Design CPU, start of the top module:
module CPU(clk, rst, memoryData, memoryAddress, dataOut, readSignal, writeSignal, AC);
Settings: LEC_CHECK=0, ABC_AREA=0, CAP_MARGIN=20, CELL_PAD_IN_SITES_GLOBAL_PLACEMENT=2, CORE_MARGIN=2, CORE_UTILIZATION=41, CTS_CLUSTER_DIAMETER=188, CTS_CLUSTER_SIZE=99, PLACE_DENSITY=0.6, SLEW_MARGIN=20; clock period 42.0 ns.
run.sh (not shown) runs the stock make flow with config.mk's settings and CLKGATE_MAP_FILE=.
Edit:
Settings changed: ABC_AREA 0 to not set, CELL_PAD_IN_SITES_GLOBAL_PLACEMENT 2 to not set, CORE_ASPECT_RATIO set to 0.74, CORE_UTILIZATION 41 to 40, CTS_CLUSTER_DIAMETER 188 to not set, CTS_CLUSTER_SIZE 99 to not set, GPL_TIMING_DRIVEN set to 1, SLEW_MARGIN 20 to 15.
Outcome: Die area increases by 2.5%; final cell count increases by 0.70%; routed wire length is lower by 2.8%; hold slack degrades by 6.4 ps; cell area is about the same; count of clock-buffer cells in the layout grows by 1; maximum frequency fell by 2.0%; worst setup slack is worse by 780 ps; clock power hardly moves; first-iteration DRC count rises by 66%; via count grows by 2.7%.
Edit:
Settings changed: ABC_AREA set to 0, CAP_MARGIN 20 to 0, CELL_PAD_IN_SITES_DETAIL_PLACEMENT set to 1, CELL_PAD_IN_SITES_GLOBAL_PLACEMENT set to 3, CORE_ASPECT_RATIO 0.74 to 1.32, CTS_CLUSTER_SIZE set to 34, GPL_ROUTABILITY_DRIVEN set to 0, MIN_ROUTING_LAYER set to met1, PLACE_DENSITY 0.6 to not set, SLEW_MARGIN 15 to 20, TNS_END_PERCENT set to 95.
The changed run completed without violations.
Design area barely changes.
Register-to-register slack improved by 350 ps.
Sequential power stays flat.
Setup slack improved by 350 ps.
Non-clock buffer count grows by 1.
Edit:
Settings changed: ABC_AREA 0 to not set, CAP_MARGIN 0 to 20, CELL_PAD_IN_SITES_DETAIL_PLACEMENT 1 to not set, CELL_PAD_IN_SITES_GLOBAL_PLACEMENT 3 to not set, CORE_ASPECT_RATIO 1.32 to not set, CTS_CLUSTER_SIZE 34 to not set, GPL_ROUTABILITY_DRIVEN 0 to not set, GPL_TIMING_DRIVEN 1 to not set, MIN_ROUTING_LAYER met1 to not set, PLACE_DENSITY set to 0.6, TNS_END_PERCENT 95 to not set.
Clock period 42.0 ns to 38.3 ns, I/O delays scaled along.
=>
- final cell count is about the same
- clock-buffer cell count fell by 1
- cell area rose by 0.34%
- first-iteration DRC count rose by 88%
- non-clock buffer count rose by 5
- flip-flop count does not change
- setup slack degrades by 1100 ps
- total power rose by about 7%
- synthesized area does not change
Edit:
Settings changed: CORE_UTILIZATION 40 to 50, PLACE_DENSITY 0.6 to not set, SETUP_SLACK_MARGIN set to 5.0.
Clock period 38.3 ns to 21.5 ns, I/O delays scaled along.
Result:
- Now the flow completed and failed the layout checks on negative setup slack
- routed wire length grows by 12%
- via count grows by 15%
- power grows by 80%
- fmax grows by 31%
- area after synthesis does not change
- design area grows by 29%
- sequential share of layout area shrinks by 3.4 points


CPU again, from the RTL that the note above started with.
Settings: LEC_CHECK=0, CAP_MARGIN=20, CORE_MARGIN=2, CORE_UTILIZATION=72, CTS_CLUSTER_DIAMETER=374, CTS_CLUSTER_SIZE=10, MAX_ROUTING_LAYER=met4, PLACE_DENSITY=0.6, SETUP_SLACK_MARGIN=2.54, SLEW_MARGIN=20; clock period 8.53 ns.
The baseline ended with an error in clock tree synthesis on DPL-0038.
Change:
- CORE_UTILIZATION: 72 -> 59
- CTS_CLUSTER_DIAMETER: 374 -> not set
- CTS_CLUSTER_SIZE: 10 -> not set
- MAX_ROUTING_LAYER: met4 -> not set
- PLACE_DENSITY: 0.6 -> not set
- SETUP_SLACK_MARGIN: 2.54 -> not set
- clock period: 8.53 -> 21.5 ns (I/O delays scaled with it)
Effect: Now the flow failed in global routing. Area after synthesis does not change. Synthesized cell count is unchanged. Die area went up by 21%.


CPU again, from the RTL that the note above started with.
==> flow/design.v (excerpt) <==
module CPU(clk, rst, memoryData, memoryAddress, dataOut, readSignal, writeSignal, AC);
input clk;
input rst;  
input [15:0] memoryData;
reg [3:0] state;
reg [5:0] PC;
reg [10:0] MAR;
reg signed [15:0] MBR;
reg [3:0] opcode;
reg M;
reg [15:0] IR;
reg zeroFlag, overflowFlag, carryFlag, negativeFlag;
output reg readSignal;
output reg writeSignal;
output reg signed [15:0] AC;
output reg [15:0] dataOut; 
output reg [10:0] memoryAddress;
reg signed [15:0] result;
parameter Load = 4'd1, Store = 4'd2, Add = 4'd3, Sub = 4'd4, Mul = 4'd5, Div = 4'd6 , Branch = 4'd7, BRZ = 4'd8;
always @ (posedge clk) begin
	if (rst) begin
	PC <= 0;
	state = 0;
	AC <= 0;
	dataOut <= 0;
	memoryAddress <= 0;
	zeroFlag = 0;
	overflowFlag = 0;
	carryFlag = 0;
	negativeFlag = 0;
	readSignal = 1;
	writeSignal = 0;
	end
	else
	case (state)
		0: begin  
			MAR <= PC;
			state = 1;
		end
		1: begin  
			writeSignal = 0;
			readSignal = 1;
			memoryAddress <= MAR;
			PC <= PC + 1;
			state = 2;
		end
		2:state = 3;  
		3: begin
			MBR <= memoryData;
			state = 4;
		end
		4: begin
			IR <= MBR;
			state = 5;
		end
		5: begin  
			opcode <= IR[15:12];
			M <= IR[11];
			MAR <= IR[10:0];
			state = 6;
		end
		6: begin
				if (opcode == Branch) begin  
					PC <= MAR; 
					state = 0;
				end
				else if (opcode == BRZ) begin  
					if(zeroFlag == 1 && M == 1) begin
						PC <= MAR;
						state = 0;
					end
					else begin
						state = 0;
					end
				end
				else begin
					state = 7;
				end
		end
		7: begin
			if (opcode == Store) begin
				memoryAddress <= MAR;
			end
			state = 8;
		end
		8: begin
			if (opcode == Store) begin  
				writeSignal = 1;
				readSignal = 0;
				dataOut <= AC;
				state = 0;
			end
			else begin
				state = 9;
			end
		end
		9: begin
			writeSignal = 0;
			readSignal = 1;
			if(M == 1) begin
				memoryAddress <= MAR;
			end
			state = 10;
			end
		10: begin
			state = 11;
		end
		11: begin
			if (M == 1) begin
				MBR <= memoryData;
			end
			else if (M == 0) begin
				MBR <= $signed(IR[10:0]);
			end
			state = 12;
		end
		12: begin  
			if (opcode == Load) begin  
				AC <= MBR;
				state = 0;
			end
			else if (opcode != Add && opcode != Sub && opcode != Mul && opcode != Div) begin  
				state = 0;
			end
			else begin
				case(opcode)
				Add :  
					begin
  ...
Settings: LEC_CHECK=0, ABC_AREA=1, CAP_MARGIN=15, CORE_MARGIN=2, CORE_UTILIZATION=72, CTS_CLUSTER_DIAMETER=340, CTS_CLUSTER_SIZE=99, PLACE_DENSITY=0.4, SETUP_SLACK_MARGIN=-1.24, SLEW_MARGIN=20; clock period 44.8 ns.
Edit:
Settings changed: ABC_AREA 1 to default, CAP_MARGIN 15 to 20, CORE_UTILIZATION 72 to 40, CTS_CLUSTER_DIAMETER 340 to default, CTS_CLUSTER_SIZE 99 to default, PLACE_DENSITY 0.4 to 0.6, SETUP_SLACK_MARGIN -1.24 to default.
Clock period 44.8 ns to 42.0 ns, I/O delays scaled along.
What happened: The changed run finished clean; register-to-register slack gets worse by 6.0 ns; final area increases by 3.6%; die area rises by 79%; via count fell by 7.2%.
Edit:
Settings changed: CORE_ASPECT_RATIO from default to 0.97, GPL_TIMING_DRIVEN from default to 0.
- power shrinks by 2.5%
- clock power shrinks by about 5%
- synthesized area is unchanged
- maximum frequency shrinks by about 5.6%
Edit:
Settings changed: CORE_ASPECT_RATIO 0.97 to default, CORE_UTILIZATION 40 to 68, CTS_CLUSTER_DIAMETER from default to 188, CTS_CLUSTER_SIZE from default to 94, GPL_TIMING_DRIVEN 0 to default.
Result: Hold slack gets worse by 0.0052 ns. Final area fell by 2.9%. Utilization rose by 29 points. Setup slack gets better by 3.1 ns. Routed wire length fell by 7.3%. Cell count fell by 11%. Fmax rose by 8.5%. Sequential power stays flat. Area after synthesis does not change. Non-clock buffer count fell by 70. Clock power barely changes.


CPU again, from the RTL that the note above started with.
clock: 35.8 ns
lec_check: 0
abc_area: 0
cap_margin: 10
core_aspect_ratio: 0.56
core_margin: 5
core_utilization: 50
cts_cluster_diameter: 44
gpl_timing_driven: 0
hold_slack_margin: 0.21
max_routing_layer: met4
place_density_lb_addon: 0.03
setup_slack_margin: 5.0
slew_margin: 10
The baseline finished clean.
==> next run, changes <==
- CORE_ASPECT_RATIO: 0.56 -> 0.95
- CORE_UTILIZATION: 50 -> 63
- CTS_CLUSTER_DIAMETER: 44 -> 187
- CTS_CLUSTER_SIZE: not set -> 95
- GPL_TIMING_DRIVEN: 0 -> not set
- HOLD_SLACK_MARGIN: 0.21 -> not set
- PLACE_DENSITY: not set -> 0.35
- PLACE_DENSITY_LB_ADDON: 0.03 -> not set
Outcome:
- The changed run completed without violations
- clock-buffer cell count decreases by 2
- final cell count decreases by a few percent
- utilization goes up by 12 points
- clock skew drops by 3.6 ps
==> next run, changes <==
- ABC_AREA: 0 -> 1
- CORE_ASPECT_RATIO: 0.95 -> 1.81
- CORE_UTILIZATION: 63 -> 57
The changed run ran to the end with no violations.
Utilization decreases by 8.1 points.
Via count rose by about 2.2%.
Non-clock buffer count came out lower by 24.
Total power came out higher by 5.6%.
Routed wire length went down by 0.50%.
Register-to-register slack gets better by 720 ps.
==> next run, changes <==
- ABC_AREA: 1 -> 0
- CAP_MARGIN: 10 -> 5
- CELL_PAD_IN_SITES_DETAIL_PLACEMENT: not set -> 2
- CELL_PAD_IN_SITES_GLOBAL_PLACEMENT: not set -> 1
- CORE_ASPECT_RATIO: 1.81 -> 0.52
- CORE_UTILIZATION: 57 -> 50
- CTS_CLUSTER_DIAMETER: 187 -> 252
- CTS_CLUSTER_SIZE: 95 -> 25
- GPL_ROUTABILITY_DRIVEN: not set -> 1
- GPL_TIMING_DRIVEN: not set -> 0
- MAX_ROUTING_LAYER: met4 -> met5
- PLACE_DENSITY: 0.35 -> not set
- PLACE_DENSITY_LB_ADDON: not set -> 0.06
- SETUP_SLACK_MARGIN: 5.0 -> not set
What happened: The changed run stopped in 3_5_place_dp with DPL-0033. Synthesized cell count is lower by 17%. Synthesized area is higher by 0.76%. Die size is higher by 14%.
==> next run, changes <==
- ABC_AREA: 0 -> 1
- CAP_MARGIN: 5 -> 10
- CELL_PAD_IN_SITES_DETAIL_PLACEMENT: 2 -> not set
- CELL_PAD_IN_SITES_GLOBAL_PLACEMENT: 1 -> not set
- CORE_ASPECT_RATIO: 0.52 -> 0.51
- CORE_UTILIZATION: 50 -> 63
- CTS_CLUSTER_DIAMETER: 252 -> 187
- CTS_CLUSTER_SIZE: 25 -> 95
- GPL_ROUTABILITY_DRIVEN: 1 -> not set
- GPL_TIMING_DRIVEN: 0 -> not set
- MAX_ROUTING_LAYER: met5 -> met4
- PLACE_DENSITY: not set -> 0.35
- PLACE_DENSITY_LB_ADDON: 0.06 -> not set
- SETUP_SLACK_MARGIN: not set -> 5.0
- TNS_END_PERCENT: not set -> 5
Now the flow finished with timing, DRC and antenna clean.
Die area shrinks by about a fifth.
Synthesized area shrinks slightly.
Synthesized cell count grows by about a fifth.


Setup of oak:
Starting RTL as in the previous note.
Settings: LEC_CHECK=0, ABC_AREA=1, CAP_MARGIN=20, CORE_MARGIN=2, CORE_UTILIZATION=66, MAX_ROUTING_LAYER=met4, PLACE_DENSITY=0.6, SETUP_SLACK_MARGIN=3.28, SLEW_MARGIN=20; clock period 28.8 ns.
oak terminated abnormally: 5_1_grt reported GRT-0232.
Setup changes, oak to pine
Settings: an added CTS_CLUSTER_DIAMETER of 49; a deleted ABC_AREA that had been 1; a deleted PLACE_DENSITY that had been 0.6; a change of SETUP_SLACK_MARGIN from 3.28 to -2.0; a deleted MAX_ROUTING_LAYER that had been met4; a change of the clock period (ns, I/O delays scaled along) from 28.8 to 27.5.
==> results <==
To summarise pine: no stage aborted, but the layout did not pass its checks, failing on negative setup slack. On sequential fraction of the synthesis area, pine and oak are basically level. Sort pine and oak by width of the chip asc -> top: oak. Compared with oak, pine shows a higher mux share of post-synthesis cell area. Looking at xor and xnor area share after synthesis, pine sits 1.9 points higher than oak does. Compared with oak, pine shows a synthesized chip area reported by yosys that is 0.76% higher. Taking oak as the reference, in pine synthesized netlist cell count moved down; and-or/or-and share of the synthesized area moved up; net count after synthesis moved down.
diff inputs: pine => birch
Settings: an added TNS_END_PERCENT of 5; an added CORE_ASPECT_RATIO of 1.75; a change of CAP_MARGIN from 20 to 10; a change of CORE_UTILIZATION from 66 to 71; an added ABC_AREA of 0; an added MAX_ROUTING_LAYER of met4; a change of SETUP_SLACK_MARGIN from -2.0 to 5.0; a change of SLEW_MARGIN from 20 to 10; an added PLACE_DENSITY_LB_ADDON of 0.19; an added CTS_CLUSTER_SIZE of 74; a change of CTS_CLUSTER_DIAMETER from 49 to 44.
Notes after the runs:
- pine and birch: no clean run
- For birch, the flow was terminated by a tool error in 5_1_grt and produced no final design.
- birch vs pine on global placer's final weighted congestion: birch is the higher one.
- On post-placement setup slack, the lower figure sits with pine, not birch.
- birch: number of instances resized during post-cts repair is 130 higher than what pine reported.
- In the reports for pine and birch, the larger share of the core filled by cells before placement belongs to birch.
- birch -> pine: post-synthesis sequential area ratio delta 0, exact match
- Sort pine and birch by die extent in y asc -> top: pine


Setup of v17:
Starting RTL as in the previous note.
make LEC_CHECK=0 ABC_AREA=1 CAP_MARGIN=20 CORE_MARGIN=2 CORE_UTILIZATION=72 PLACE_DENSITY=0.6 SETUP_SLACK_MARGIN=2.47 SLEW_MARGIN=20 finish   # period 28.8 ns
v17: aborted in global routing (5_1_grt) (tool error)
Inputs modified between v17 and v6:
- SETUP_SLACK_MARGIN: 2.47 -> unset
- CORE_UTILIZATION: 72 -> 58
v6: PASS, flow complete, no timing, DRC or antenna violations
Die area grows by more than 10% when moving from v17 to v6.
v17 -> v6: clock sink count delta 0, exact match
Post-placement cell area, v6 vs v17: up slightly
Diff v17 -> v6 | final weighted congestion in routability-driven placement | down by a few percent
Post-cts gate resize count (lower): v6
Summary of v6 over v17: minimum setup slack after placement now sits higher; vertical extent of the die has increased; count of unique library cells instantiated by Yosys barely changed.
Edits applied to the flow inputs when going from v6 to v48:
- SETUP_SLACK_MARGIN newly set to 2.54
- ABC_AREA removed (was 1)
- CORE_UTILIZATION changed from 58 to 72
- the clock period (ns, I/O delays scaled along) changed from 28.8 to 8.53
Notes after the runs:
Among v6 and v48, the run that stopped before the end is v48, and it is the only one.
Taking v6 as the reference point, the chip area in the Yosys report of v48 rises by about 0.8%.
Row post-DP HPWL: v48 higher / v6 lower
Final weighted congestion in routability-driven placement ends up higher on v48.


## ember
CPU again, from the RTL that the note above started with.
make LEC_CHECK=0 CAP_MARGIN=20 CORE_MARGIN=2 CORE_UTILIZATION=65 SETUP_SLACK_MARGIN=5.0 SLEW_MARGIN=20 TNS_END_PERCENT=5 finish   # period 30.5 ns
ember never completed, since it errored out during global routing.
Relative to ember, the following input files were edited for lagoon:
- SETUP_SLACK_MARGIN no longer set, was 5.0
- CELL_PAD_IN_SITES_DETAIL_PLACEMENT now 2, previously not set
- CORE_UTILIZATION now 40, was 65
- TNS_END_PERCENT now 95, was 5
- the clock period (ns, I/O delays scaled along) now 42.0, was 30.5
[summary]
Comparing ember against lagoon, there is no change at all in multiplexer share of the synthesized area. On lagoon: buffers inserted during post-CTS setup optimization is 225 lower than what ember gave. lagoon: core utilization at floorplan 26 points below ember. lagoon: flow complete, layout not clean; failing: capacitance limit, slew limit, setup timing.
Power figures rest on the tool's default switching activity, not on a simulated workload.
